Design top_module, start of the top module:
module top_module(
    input  wire        clkr,
    input  wire        rst,
    input  wire        rxr,
    input  wire [4:0]  btnr,
    output wire        spr,
    output wire [7:0]  hr,
    output wire [7:0]  mr,
    output wire [4:0]  date,
    output wire [4:0]  month,
    output wire [7:0]  year,
    output wire [6:0]  seg,
    output wire [3:0]  an,
    output wire        dp
);
clock: 10.0 ns
lec_check: 0
cap_margin: 20
core_margin: 2
core_utilization: 51
cts_cluster_size: 50
slew_margin: 20
tns_end_percent: 5
run.sh (not shown) runs the stock make flow with config.mk's settings and CLKGATE_MAP_FILE=.
The baseline completed with no timing, DRC or antenna violations.
Change:
- ABC_AREA: default -> 1
- CORE_UTILIZATION: 51 -> 58
- CTS_CLUSTER_DIAMETER: default -> 400
- CTS_CLUSTER_SIZE: 50 -> 99
- SETUP_SLACK_MARGIN: default -> 2.71
Effect:
- global-route usage grows by 3.6 points
- register-to-register slack improves by 0.28 ns
- setup slack gains 1.5 ns
- final cell count rose by 14%
- area after synthesis goes down by 3.2%
- non-clock buffer count rose by 6
- sequential share of layout area rises by 0.17 points
- hold slack degrades by 0.0079 ns
- wire length decreases by 4.1%
- clock skew falls by 0.0035 ns
Change:
- ABC_AREA: 1 -> default
- CAP_MARGIN: 20 -> 40
- CELL_PAD_IN_SITES_GLOBAL_PLACEMENT: default -> 3
- CORE_MARGIN: 2 -> 6
- CORE_UTILIZATION: 58 -> 40
- CTS_CLUSTER_DIAMETER: 400 -> default
- CTS_CLUSTER_SIZE: 99 -> default
- HOLD_SLACK_MARGIN: default -> 0.29
- SETUP_SLACK_MARGIN: 2.71 -> default
- SLEW_MARGIN: 20 -> 10
- TNS_END_PERCENT: 5 -> default
After rerunning:
- final area increases slightly
- non-clock buffer count is unchanged
- setup slack got worse by 1.5 ns
Change:
- CAP_MARGIN: 40 -> 20
- CELL_PAD_IN_SITES_GLOBAL_PLACEMENT: 3 -> default
- CORE_MARGIN: 6 -> 2
- CORE_UTILIZATION: 40 -> 58
- CTS_CLUSTER_DIAMETER: default -> 400
- CTS_CLUSTER_SIZE: default -> 99
- HOLD_SLACK_MARGIN: 0.29 -> default
- SLEW_MARGIN: 10 -> 20
Outcome:
- wire length shrinks by 11%
- non-clock buffer count shrinks by 6
- sequential share of layout area grows by 0.34 points
- utilization grows by 20 points
- clock power grows by 3.6%
- area after synthesis stays the same

## JK
top_module again, from the RTL that the note above started with.
==> flow/design.v (excerpt) <==
module top_module(
    input  wire        clkr,
    input  wire        rst,
    input  wire        rxr,
    input  wire [4:0]  btnr,
    output wire        spr,
    output wire [7:0]  hr,
    output wire [7:0]  mr,
    output wire [4:0]  date,
    output wire [4:0]  month,
    output wire [7:0]  year,
    output wire [6:0]  seg,
    output wire [3:0]  an,
    output wire        dp
);
export LEC_CHECK = 0
export CAP_MARGIN = 40
export CELL_PAD_IN_SITES_GLOBAL_PLACEMENT = 2
export CORE_ASPECT_RATIO = 0.5
export CORE_MARGIN = 10
export CORE_UTILIZATION = 40
export CTS_CLUSTER_DIAMETER = 333
export CTS_CLUSTER_SIZE = 43
export PLACE_DENSITY = 0.35
export SLEW_MARGIN = 20
export TNS_END_PERCENT = 60
create_clock -name core_clock -period 10.0 [get_ports {clkr}]
Edits applied to the flow inputs when going from JK to MS:
# JK
export LEC_CHECK = 0
export CAP_MARGIN = 40
export CELL_PAD_IN_SITES_GLOBAL_PLACEMENT = 2
export CORE_ASPECT_RATIO = 0.5
export CORE_MARGIN = 10
export CORE_UTILIZATION = 40
export CTS_CLUSTER_DIAMETER = 333
export CTS_CLUSTER_SIZE = 43
export PLACE_DENSITY = 0.35
export SLEW_MARGIN = 20
export TNS_END_PERCENT = 60
create_clock -name core_clock -period 10.0 [get_ports {clkr}]
# MS
export LEC_CHECK = 0
export CAP_MARGIN = 20
export CELL_PAD_IN_SITES_GLOBAL_PLACEMENT = 2
export CORE_MARGIN = 2
export CORE_UTILIZATION = 40
export CTS_CLUSTER_DIAMETER = 333
export CTS_CLUSTER_SIZE = 93
export PLACE_DENSITY = 0.42
export SETUP_SLACK_MARGIN = -0.96
export SLEW_MARGIN = 20
export TNS_END_PERCENT = 15
create_clock -name core_clock -period 10.0 [get_ports {clkr}]
--- outcome ---
JK -> MS: chip height increased by more than 10%. As far as final worst-path cycle share is concerned, JK and MS perform about the same. Post-synthesis sequential area ratio: JK vs MS identical. Changes observed in MS relative to JK: total power dropped about 1.1%; combinational gate area barely changed.
> inputs changed (MS -> AL)
# MS
export LEC_CHECK = 0
export CAP_MARGIN = 20
export CELL_PAD_IN_SITES_GLOBAL_PLACEMENT = 2
export CORE_MARGIN = 2
export CORE_UTILIZATION = 40
export CTS_CLUSTER_DIAMETER = 333
export CTS_CLUSTER_SIZE = 93
export PLACE_DENSITY = 0.42
export SETUP_SLACK_MARGIN = -0.96
export SLEW_MARGIN = 20
export TNS_END_PERCENT = 15
create_clock -name core_clock -period 10.0 [get_ports {clkr}]
# AL
export LEC_CHECK = 0
export CAP_MARGIN = 20
export CORE_MARGIN = 8
export CORE_UTILIZATION = 40
export CTS_CLUSTER_SIZE = 48
export GPL_TIMING_DRIVEN = 0
export PLACE_DENSITY_LB_ADDON = 0.29
export SETUP_SLACK_MARGIN = 0.88
export SLEW_MARGIN = 20
export TNS_END_PERCENT = 65
create_clock -name core_clock -period 10.0 [get_ports {clkr}]
Findings:
Comparing AL and MS, the lower maximum number of pins on one net before global-route repair was measured on AL.
Comparing the two runs side by side, AL comes out behind MS on sum of net half-perimeters after detailed placement.
As of AL, count of placed standard cells including taps had risen by a few percent compared to MS.
Against MS, AL reports a via count that is higher.
MS leaves less setup margin than AL.
Critical path depth: higher on AL
Between AL and MS, the difference in combined area of the multi-input logic cells is negligible.
For the routed length on met2, AL came in about 4.6% higher than MS did.
Relative to MS, the final cell area reported for AL is higher.
## Diff of input files: TR against AL
# AL
export LEC_CHECK = 0
export CAP_MARGIN = 20
export CORE_MARGIN = 8
export CORE_UTILIZATION = 40
export CTS_CLUSTER_SIZE = 48
export GPL_TIMING_DRIVEN = 0
export PLACE_DENSITY_LB_ADDON = 0.29
export SETUP_SLACK_MARGIN = 0.88
export SLEW_MARGIN = 20
export TNS_END_PERCENT = 65
create_clock -name core_clock -period 10.0 [get_ports {clkr}]
# TR
export LEC_CHECK = 0
export CAP_MARGIN = 20
export CORE_ASPECT_RATIO = 1.9
export CORE_MARGIN = 8
export CORE_UTILIZATION = 58
export CTS_CLUSTER_DIAMETER = 400
export CTS_CLUSTER_SIZE = 99
export SLEW_MARGIN = 20
export TNS_END_PERCENT = 5
create_clock -name core_clock -period 10.0 [get_ports {clkr}]
- Going from AL to TR, the core area was found to have gone down by 30%.
- There was hardly any difference in combinational cell area excluding buffers and inverters between TR and AL.
- [TR] global-route usage rose 5.2 points relative to AL
- TR vs AL, launch point of the critical path: display_inst.digit_select[0] vs display_mode
- Diff AL -> TR: final critical-path required period up 120 ps; sequential cell area share up 0.95 points; number of buffers and inverters on the critical path down 3; DRC marker count from the first detailed-route iteration down about 25%; data arrival time at the worst-slack endpoint up 120 ps.
- Relative to AL, the non-clock buffer area fraction after layout of TR is lower by 2.0 points.
- TR — cell leakage power about 2.4% lower, AL as reference
## Diff of input files: PW against TR
# TR
export LEC_CHECK = 0
export CAP_MARGIN = 20
export CORE_ASPECT_RATIO = 1.9
export CORE_MARGIN = 8
export CORE_UTILIZATION = 58
export CTS_CLUSTER_DIAMETER = 400
export CTS_CLUSTER_SIZE = 99
export SLEW_MARGIN = 20
export TNS_END_PERCENT = 5
create_clock -name core_clock -period 10.0 [get_ports {clkr}]
# PW
export LEC_CHECK = 0
export CAP_MARGIN = 20
export CORE_MARGIN = 8
export CORE_UTILIZATION = 40
export CTS_CLUSTER_SIZE = 41
export GPL_TIMING_DRIVEN = 0
export MIN_ROUTING_LAYER = met2
export PLACE_DENSITY_LB_ADDON = 0.29
export SETUP_SLACK_MARGIN = -0.82
export SLEW_MARGIN = 20
export TNS_END_PERCENT = 65
create_clock -name core_clock -period 10.0 [get_ports {clkr}]
[summary]
PW against TR; reported clock group power is up by a few percent.
PW ended up with more standard cells than TR.
TR → PW: layout-stage area growth over the synthesis result went up 4.1 points; leakage power figure went up about 3%; minimum clock period went up 160 ps; yosys stat chip area held.
Min headroom to the max-slew limit across TR and PW: PW
Run comparison: PW top power consumer group the clock network; TR top power consumer group registers
Setup slack of the critical path after layout: PW lower than TR

== build 83 ==
top_module again, from the RTL that the note above started with.
==> flow/config.mk <==
export PLATFORM = sky130hd
export DESIGN_NAME = top_module
export DESIGN_NICKNAME = top_module
export VERILOG_FILES = /design/flow/design.v
export SDC_FILE = /design/flow/constraint.sdc
export NUM_CORES = 4
export LEC_CHECK = 0
export ABC_AREA = 1
export CAP_MARGIN = 20
export CELL_PAD_IN_SITES_DETAIL_PLACEMENT = 2
export CELL_PAD_IN_SITES_GLOBAL_PLACEMENT = 1
export CORE_MARGIN = 7
export CORE_UTILIZATION = 30
export GPL_ROUTABILITY_DRIVEN = 0
export GPL_TIMING_DRIVEN = 0
export HOLD_SLACK_MARGIN = -0.09
export MAX_ROUTING_LAYER = met5
export MIN_ROUTING_LAYER = met1
export PLACE_DENSITY = 0.41
export SETUP_SLACK_MARGIN = -0.21
export SLEW_MARGIN = 25
export TNS_END_PERCENT = 85
==> flow/constraint.sdc <==
create_clock -name core_clock -period 9.04 [get_ports {clkr}]
set_input_delay 1.8080 -clock core_clock [delete_from_list [all_inputs] [get_ports {clkr}]]
set_output_delay 1.8080 -clock core_clock [all_outputs]
set_load 0.01 [all_outputs]
Changes in build 38 relative to build 83:
Settings: a deleted TNS_END_PERCENT that had been 85; a deleted GPL_ROUTABILITY_DRIVEN that had been 0; a deleted GPL_TIMING_DRIVEN that had been 0; a change of CORE_UTILIZATION from 30 to 72; a deleted MAX_ROUTING_LAYER that had been met5; a change of CORE_MARGIN from 7 to 2; a deleted MIN_ROUTING_LAYER that had been met1; a deleted SETUP_SLACK_MARGIN that had been -0.21; a deleted CELL_PAD_IN_SITES_DETAIL_PLACEMENT that had been 2; a deleted CELL_PAD_IN_SITES_GLOBAL_PLACEMENT that had been 1; a deleted HOLD_SLACK_MARGIN that had been -0.09; a change of PLACE_DENSITY from 0.41 to 0.78; a change of SLEW_MARGIN from 25 to 20; a change of the clock period (ns, I/O delays scaled along) from 9.04 to 5.7.
Results
- Summary of build 83 and build 38: one run falls short of a clean finish, namely build 38.
- Cell count: build 38 lower than build 83
- Going from build 83 to build 38, wire length shows an increase of 6300 um; worst hold slack shows an increase of 0.016 ns.
- Build 38 — final antenna diode count 1 higher, build 83 as reference
What build 28 does differently from build 38 at the input level:
Settings: changing PLACE_DENSITY from 0.78 to 0.35; setting CTS_CLUSTER_DIAMETER to 201 for the first time; changing the clock period (ns, I/O delays scaled along) from 5.7 to 4.92.
### Flow results
Tool error GRT-0232 stopped build 28 during global routing; no final results.
From build 28 to build 38, post-synthesis chip area from yosys did not move at all.
Relative to build 38, the post-CTS setup-driven buffer insertion count of build 28 is lower by 1.
Where minimum setup slack after placement is concerned, build 38 is better than build 28.
As far as floorplan net count goes, build 38 and build 28 are indistinguishable; the numbers are identical.
Build 28 -> build 38: sequential cell area fraction in the yosys report delta 0, exact match
Reported for build 28 and build 38, area of the placeable core turned out identical to the last digit.
Build 28 and build 38 ended up with nearly the same die area.
Build 28 ends up with a placer's final routability congestion estimate that is about 7% higher than in build 38.
Going from build 38 to build 28, total cell area at the placement stage grows by about 6.5%.
Reported for build 28 and build 38, post-synthesis cell type count turned out identical to the last digit.
Power and IR drop assume default switching activity.
